## run 1
Design circ, start of the top module:
module circ(clk, reset, pushin, Xin, Rin, pushout, Yout);
input clk,reset,pushin;
input [23:0] Xin,Rin;
output pushout;
output [23:0] Yout;
reg [23:0] Xl,Rl;
reg V1;
reg [47:0] X2,R2,diff,Diff;
reg V2;
reg V3;
reg [24:0] res;
reg [26:0] rv;
always @(posedge(clk) or posedge(reset)) begin
  if(reset) begin
    V1<=0;
    Xl<=0;
    Rl<=0;
  end else begin
    V1<= pushin;
    Xl<= Xin;
    Rl<= Rin;
  end
end
always @(posedge(clk) or posedge(reset)) begin
  if(reset) begin
    V2 <= 0;
    X2 <= 0;
    R2 <= 0;
  end else begin
    V2 <= V1;
    X2 <= Xl*Xl;
    R2 <= Rl*Rl;
  end
end
always @(posedge(clk) or posedge(reset)) begin
 if(reset) begin
  V3 <= 0;
  Diff <= 0;
 end else begin
  V3 <= V2;
  Diff <= R2-X2;
 end
end
integer ix;
always @(*) begin
 res=0;
 rv=0;
 diff=Diff;
 for(ix=0; ix < 24; ix=ix+1) begin 
   rv = { rv[24:0], diff[47:46] };
   diff={ diff[45:0],2'b0};
   if( { 1'b0,res[23:0],2'b1 } <= rv ) begin
     rv=rv - { 1'b0,res[23:0],2'b1 };
     res = { res[23:0],1'b1 };
   end else res= { res[23:0],1'b0 };
 end
end
assign pushout=V3;
assign Yout = res[23:0];
endmodule
Size in the first run: ~8400 cells after synthesis, ~190 flip-flops, about 76 I/O pins, ~70000 um2 of cells after synthesis.
Settings: LEC_CHECK=0, ABC_AREA=0, CAP_MARGIN=20, CELL_PAD_IN_SITES_GLOBAL_PLACEMENT=1, CORE_MARGIN=10, CORE_UTILIZATION=53, CTS_CLUSTER_DIAMETER=333, CTS_CLUSTER_SIZE=99, PLACE_DENSITY=0.35, SLEW_MARGIN=0; clock period 80.0 ns.
run.sh (not shown) runs the stock make flow with config.mk's settings and CLKGATE_MAP_FILE=.
Run 1: PASS, flow complete, no timing, DRC or antenna violations
> inputs changed (run 1 -> run 2)
Settings: setting CORE_ASPECT_RATIO to 1.39 for the first time; removing ABC_AREA (formerly 0); changing SLEW_MARGIN from 0 to 30; changing CORE_MARGIN from 10 to 2; removing PLACE_DENSITY (formerly 0.35); changing CORE_UTILIZATION from 53 to 54; setting TNS_END_PERCENT to 45 for the first time; setting PLACE_DENSITY_LB_ADDON to 0.03 for the first time; setting GPL_ROUTABILITY_DRIVEN to 0 for the first time; removing CTS_CLUSTER_SIZE (formerly 99); removing CTS_CLUSTER_DIAMETER (formerly 333); removing CELL_PAD_IN_SITES_GLOBAL_PLACEMENT (formerly 1).
Notes after the runs:
Run 2: utilization 0.79 points above run 1. Minimum period implied by the final worst setup slack delta (run 2 − run 1): unfavourable. Comparing run 1 and run 2, the lower initial antenna violation count is on run 1. Per the comparison of run 2 with run 1, sequential share of layout area did not really move, first-pass GRT wire length saw a decrease. Of run 1 and run 2, run 1 shows the lower amount of wire on met2 after detailed routing, with run 2 above it. Via count of the first global-routing pass for run 2: 1303 up relative to run 1. Changes observed in run 2 relative to run 1: relative slew slack increased by 7.1 points relative to the old numbers, final cell count without fillers fell by 86.
--- input diff run 2..run 3 ---
Settings: SLEW_MARGIN now 0, was 30; TNS_END_PERCENT now 15, was 45; CTS_CLUSTER_SIZE now 99, previously not set; ABC_AREA now 0, previously not set; GPL_ROUTABILITY_DRIVEN no longer set, was 0; CTS_CLUSTER_DIAMETER now 333, previously not set; CELL_PAD_IN_SITES_GLOBAL_PLACEMENT now 1, previously not set; CORE_UTILIZATION now 42, was 54; PLACE_DENSITY_LB_ADDON now 0.27, was 0.03; CORE_ASPECT_RATIO no longer set, was 1.39.
### Flow results
Run 3 vs run 2 on wire length: run 3 is the higher one.
Sequential share of layout area of run 3 is on par with run 2.
Post-place instance area in run 3 is about 1% above run 2.
Final area came out higher on run 3 than on run 2.
Against run 2, run 3 reports a total iterations of the first detailed-routing run that is lower.
Summary: with run 2 as the reference, vertical die size in run 3 moved down by a few percent.
The final reports for run 3 and run 2 show portion of the clock cycle consumed by the worst path in the final layout lower in the former.
Shortest clock period the worst path allows after layout was higher in run 2 than in run 3.
Relative to run 3, the following input files were edited for run 4:
Settings: removing TNS_END_PERCENT (formerly 15); changing SLEW_MARGIN from 0 to 40; removing PLACE_DENSITY_LB_ADDON (formerly 0.27); changing CORE_UTILIZATION from 42 to 53; setting PLACE_DENSITY to 0.8 for the first time.
==> results <==
- Run 4 reached the end of the flow, and the finished layout is clean on the timing, design-rule and antenna checks.
- [compare] base=run 3 new=run 4: chip area from the yosys synthesis statistics held steady.
- Run 4 vs run 3 — critical path depth climbed by a few percent
- Summary of the comparison: total inserted antenna cells is higher in run 4, relative to run 3.
- Compared run 4 vs run 3, and tightest hold margin is down in run 4.
- For area of the multi-input gates, run 4 and run 3 come out practically identical.
- Between run 3 and run 4, the flow reports detailed-route wire length on metal 1 decreasing by a few percent.
- Run 3 → run 4: count of placed standard cells including taps decreased about 4%.
- On sequential share of layout area, run 4 and run 3 are basically level.
- Between run 3 and run 4, the flow reports routed wire length decreasing by a few percent.

========
The RTL this note starts from:
==> flow/design.v <==
`timescale 1ns/10ps
module circ(clk, reset, pushin, Xin, Rin, pushout, Yout);
input clk,reset,pushin;
input [23:0] Xin,Rin;
output pushout;
output [23:0] Yout;
reg [23:0] Xl,Rl;
reg V1;
reg [47:0] X2,R2,diff,Diff;
reg V2;
reg V3;
reg [24:0] res;
reg [26:0] rv;
always @(posedge(clk) or posedge(reset)) begin
  if(reset) begin
    V1<=0;
    Xl<=0;
    Rl<=0;
  end else begin
    V1<= pushin;
    Xl<= Xin;
    Rl<= Rin;
  end
end
always @(posedge(clk) or posedge(reset)) begin
  if(reset) begin
    V2 <= 0;
    X2 <= 0;
    R2 <= 0;
  end else begin
    V2 <= V1;
    X2 <= Xl*Xl;
    R2 <= Rl*Rl;
  end
end
always @(posedge(clk) or posedge(reset)) begin
 if(reset) begin
  V3 <= 0;
  Diff <= 0;
 end else begin
  V3 <= V2;
  Diff <= R2-X2;
 end
end
integer ix;
always @(*) begin
 res=0;
 rv=0;
 diff=Diff;
 for(ix=0; ix < 24; ix=ix+1) begin 
   rv = { rv[24:0], diff[47:46] };
   diff={ diff[45:0],2'b0};
   if( { 1'b0,res[23:0],2'b1 } <= rv ) begin
     rv=rv - { 1'b0,res[23:0],2'b1 };
     res = { res[23:0],1'b1 };
   end else res= { res[23:0],1'b0 };
 end
end
assign pushout=V3;
assign Yout = res[23:0];
endmodule
Settings: LEC_CHECK=0, CAP_MARGIN=20, CELL_PAD_IN_SITES_DETAIL_PLACEMENT=0, CORE_ASPECT_RATIO=1.05, CORE_MARGIN=2, CORE_UTILIZATION=68, GPL_TIMING_DRIVEN=1, MAX_ROUTING_LAYER=met4, SETUP_SLACK_MARGIN=4.36, SLEW_MARGIN=10; clock period 29.0 ns.
The baseline aborted during global routing (5_1_grt), error GRT-0116.
Rerun with:
Settings changed: ABC_AREA set to 1, CELL_PAD_IN_SITES_DETAIL_PLACEMENT 0 to not set, CORE_ASPECT_RATIO 1.05 to not set, CORE_UTILIZATION 68 to 62, GPL_TIMING_DRIVEN 1 to not set, MAX_ROUTING_LAYER met4 to not set, SETUP_SLACK_MARGIN 4.36 to not set, SLEW_MARGIN 10 to 20.
Clock period 29.0 ns to 88.9 ns, I/O delays scaled along.
After rerunning: This time the run completed with no timing, DRC or antenna violations; die size climbs by 18%; synthesized cell count went up by 29%; synthesized area grows by 7.4%.
Rerun with:
Settings changed: CORE_UTILIZATION 62 to 68, CTS_CLUSTER_DIAMETER set to 237, CTS_CLUSTER_SIZE set to 100.
=> Routed wire length increases by roughly a tenth. Non-clock buffer count decreases by 8. Worst setup slack loses 1300 ps.
Rerun with:
Settings changed: ABC_AREA 1 to not set, CORE_UTILIZATION 68 to 40, CTS_CLUSTER_DIAMETER 237 to not set, CTS_CLUSTER_SIZE 100 to not set.
Clock period 88.9 ns to 77.1 ns, I/O delays scaled along.
What happened: The new run went through all stages and came out clean. Core utilization went down by 27 points. Worst setup slack got worse by 5900 ps. Register-to-register slack degrades by 13000 ps. Die area came out higher by well over a third.
Rerun with:
Settings changed: ABC_AREA set to 1, CORE_UTILIZATION 40 to 68, CTS_CLUSTER_DIAMETER set to 237, CTS_CLUSTER_SIZE set to 92.
Clock period 77.1 ns to 88.9 ns, I/O delays scaled along.
=>
- die area came out lower by about 37%
- hold slack gets better by 47 ps
- worst setup slack gets better by 5900 ps
- global-route usage came out higher by 26 points
Rerun with:
Settings changed: CORE_UTILIZATION 68 to 58, CTS_CLUSTER_DIAMETER 237 to 344, CTS_CLUSTER_SIZE 92 to not set, HOLD_SLACK_MARGIN set to 0.29.
Clock period 88.9 ns to 43.5 ns, I/O delays scaled along.
After rerunning: The changed run reached the layout checks and failed them: negative setup slack. Clock skew is about the same. Wire length rises by 0.81%. Worst setup slack got worse by 12000 ps. Area after synthesis is unchanged.

========
ember:
RTL: the design.v shown in full above, as it stands there.
clock: 80.0 ns
lec_check: 0
cap_margin: 20
core_margin: 2
core_utilization: 40
slew_margin: 20
Here is what was changed in the inputs of garnet compared with ember.
Settings: setting CELL_PAD_IN_SITES_GLOBAL_PLACEMENT to 1 for the first time; setting PLACE_DENSITY_LB_ADDON to 0.27 for the first time; setting CTS_CLUSTER_DIAMETER to 237 for the first time; changing SLEW_MARGIN from 20 to 0; setting CTS_CLUSTER_SIZE to 46 for the first time; changing CORE_UTILIZATION from 40 to 53.
### Flow results
On initial core utilization: between garnet and ember, it ends up lower for ember. Iteration-0 DRC count of the detailed router was lower in ember than in garnet. Count of filler cells inserted in the layout, garnet and ember, higher one = ember. The final reports for garnet and ember show post-synthesis to final-layout area growth lower in the former. Looking at number of gates resized after cts, garnet sits 1 above ember. Compared with ember, in garnet final standard cell utilization of the core increased 14 points; final period utilization saw an increase. Transition time at the pin with the least slew margin in garnet is 0.0063 ns lower than in ember.
The following lists how maple was set up differently from garnet:
Settings: PLACE_DENSITY now 0.83, previously not set; ABC_AREA now 0, previously not set; CORE_UTILIZATION now 34, was 53; PLACE_DENSITY_LB_ADDON no longer set, was 0.27; CTS_CLUSTER_SIZE now 99, was 46; CTS_CLUSTER_DIAMETER now 333, was 237.
### Flow results
The flow did not stop early for maple: all stages ran, and the layout cleared the timing, design-rule and antenna checks.
Cmp garnet and maple / final area / higher: maple
Taking garnet as the reference, in maple worst hold slack up 0.0083 ns, via count normalized by instance count down about 9%.
garnet reports its critical path launch point as Diff[45] while maple reports Diff[46].
The site row count in maple is 1.3 times that in garnet.
Against garnet, critical path depth in maple rose by a few percent.
## Diff of input files: xenon against maple
Settings: swapping 2 for 3 in CORE_MARGIN; putting SETUP_SLACK_MARGIN at 5.0 where nothing was set; swapping 34 for 67 in CORE_UTILIZATION; clearing ABC_AREA, which used to be 0; clearing CTS_CLUSTER_SIZE, which used to be 99; putting MIN_ROUTING_LAYER at met2 where nothing was set; putting HOLD_SLACK_MARGIN at 0.28 where nothing was set; swapping 1 for 0 in CELL_PAD_IN_SITES_GLOBAL_PLACEMENT; clearing PLACE_DENSITY, which used to be 0.83; putting TNS_END_PERCENT at 40 where nothing was set; swapping 0 for 20 in SLEW_MARGIN; putting CELL_PAD_IN_SITES_DETAIL_PLACEMENT at 2 where nothing was set; clearing CTS_CLUSTER_DIAMETER, which used to be 333; putting CORE_ASPECT_RATIO at 1.14 where nothing was set.
### Flow results
xenon never completed; the flow aborted with a tool error in 3_5_place_dp. NOTE: placement row count in xenon falls short of that of maple. [compare] base=maple new=xenon: yosys stat chip area comparable, horizontal die size went down by about 33%.

========
RTL: the design.v shown in full above, as it stands there.
clock: 110.0 ns
lec_check: 0
cap_margin: 40
cell_pad_in_sites_detail_placement: 1
cell_pad_in_sites_global_placement: 1
core_margin: 8
core_utilization: 63
gpl_routability_driven: 1
gpl_timing_driven: 0
max_routing_layer: met4
place_density_lb_addon: 0.04
setup_slack_margin: 3.37
slew_margin: 5
tns_end_percent: 25
The first run stopped in global routing (5_1_grt), error GRT-0116.
Change:
- CAP_MARGIN: 40 -> 20
- CELL_PAD_IN_SITES_DETAIL_PLACEMENT: 1 -> unset
- CELL_PAD_IN_SITES_GLOBAL_PLACEMENT: 1 -> unset
- CORE_MARGIN: 8 -> 2
- CORE_UTILIZATION: 63 -> 45
- GPL_ROUTABILITY_DRIVEN: 1 -> unset
- GPL_TIMING_DRIVEN: 0 -> unset
- MAX_ROUTING_LAYER: met4 -> unset
- PLACE_DENSITY_LB_ADDON: 0.04 -> unset
- SETUP_SLACK_MARGIN: 3.37 -> unset
- SLEW_MARGIN: 5 -> 20
- TNS_END_PERCENT: 25 -> unset
- clock period: 110.0 -> 71.4 ns (I/O delays scaled with it)
After rerunning: The changed run completed without violations. Synthesized cell count does not change. Die size rose by about 30%. Synthesized area does not change.
Change:
- CORE_UTILIZATION: 45 -> 65
- clock period: 71.4 -> 65.1 ns (I/O delays scaled with it)
Outcome:
- The new run completed and failed the layout checks on negative setup slack
- non-clock buffer count rose by 763
- final cell count increases by 0.96%
- worst setup slack got worse by 3.2 ns
- global-route usage climbs by 18 points
- sequential share of layout area drops by 0.33 points
- critical path depth is higher by 16
- cell area went up by 5.6%
- first-iteration DRC count climbs by 69%
- wire length grows by 12%
Change:
- CORE_UTILIZATION: 65 -> 40
- SLEW_MARGIN: 20 -> 10
- TNS_END_PERCENT: unset -> 45
- clock period: 65.1 -> 80.0 ns (I/O delays scaled with it)
Outcome: With this change the flow passed the timing, design-rule and antenna checks; non-clock buffer count drops by 966; utilization falls by 35 points; critical path depth grows by 1; via count fell by 14%; routed wire length drops by 13%; synthesized area is unchanged; die area rose by 62%.
Change:
- CELL_PAD_IN_SITES_DETAIL_PLACEMENT: unset -> 2
- CORE_MARGIN: 2 -> 3
- CORE_UTILIZATION: 40 -> 67
- SETUP_SLACK_MARGIN: unset -> 5.0
- SLEW_MARGIN: 10 -> 20
- TNS_END_PERCENT: 45 -> unset
What happened: The changed run died in detailed placement (3_5_place_dp). Synthesized cell count is unchanged. Die area came out lower by 39%. Area after synthesis is unchanged.
Change:
- ABC_AREA: unset -> 0
- CELL_PAD_IN_SITES_DETAIL_PLACEMENT: 2 -> unset
- CELL_PAD_IN_SITES_GLOBAL_PLACEMENT: unset -> 1
- CORE_MARGIN: 3 -> 2
- CORE_UTILIZATION: 67 -> 53
- CTS_CLUSTER_DIAMETER: unset -> 333
- CTS_CLUSTER_SIZE: unset -> 99
- PLACE_DENSITY: unset -> 0.86
- SETUP_SLACK_MARGIN: 5.0 -> unset
- SLEW_MARGIN: 20 -> 0
- TNS_END_PERCENT: unset -> 5
Effect: Now the flow completed with no timing, DRC or antenna violations; area after synthesis is unchanged; die size goes up by a quarter to a third; synthesized cell count is unchanged.

========
// circ: RTL as listed in full above, without the edits since
clock: 61.5 ns
lec_check: 0
abc_area: 1
cap_margin: 20
core_margin: 2
core_utilization: 60
slew_margin: 20
The first run passed the timing, design-rule and antenna checks.
Then changed:
ABC_AREA = default   (was 1)
CORE_UTILIZATION = 14   (was 60)
clock period = 124.0 ns   (was 61.5 ns; I/O delays follow)
=> Count of clock-buffer cells in the layout falls by 2; first-iteration DRC count shrinks by a quarter to a third; non-clock buffer count is lower by 133; final cell count rises by about a fifth; global-route usage came out lower by 32 points; critical path depth came out higher by 66; synthesized cell count came out lower by about a fifth; sequential share of layout area hardly moves; setup slack improved by 17 ns.
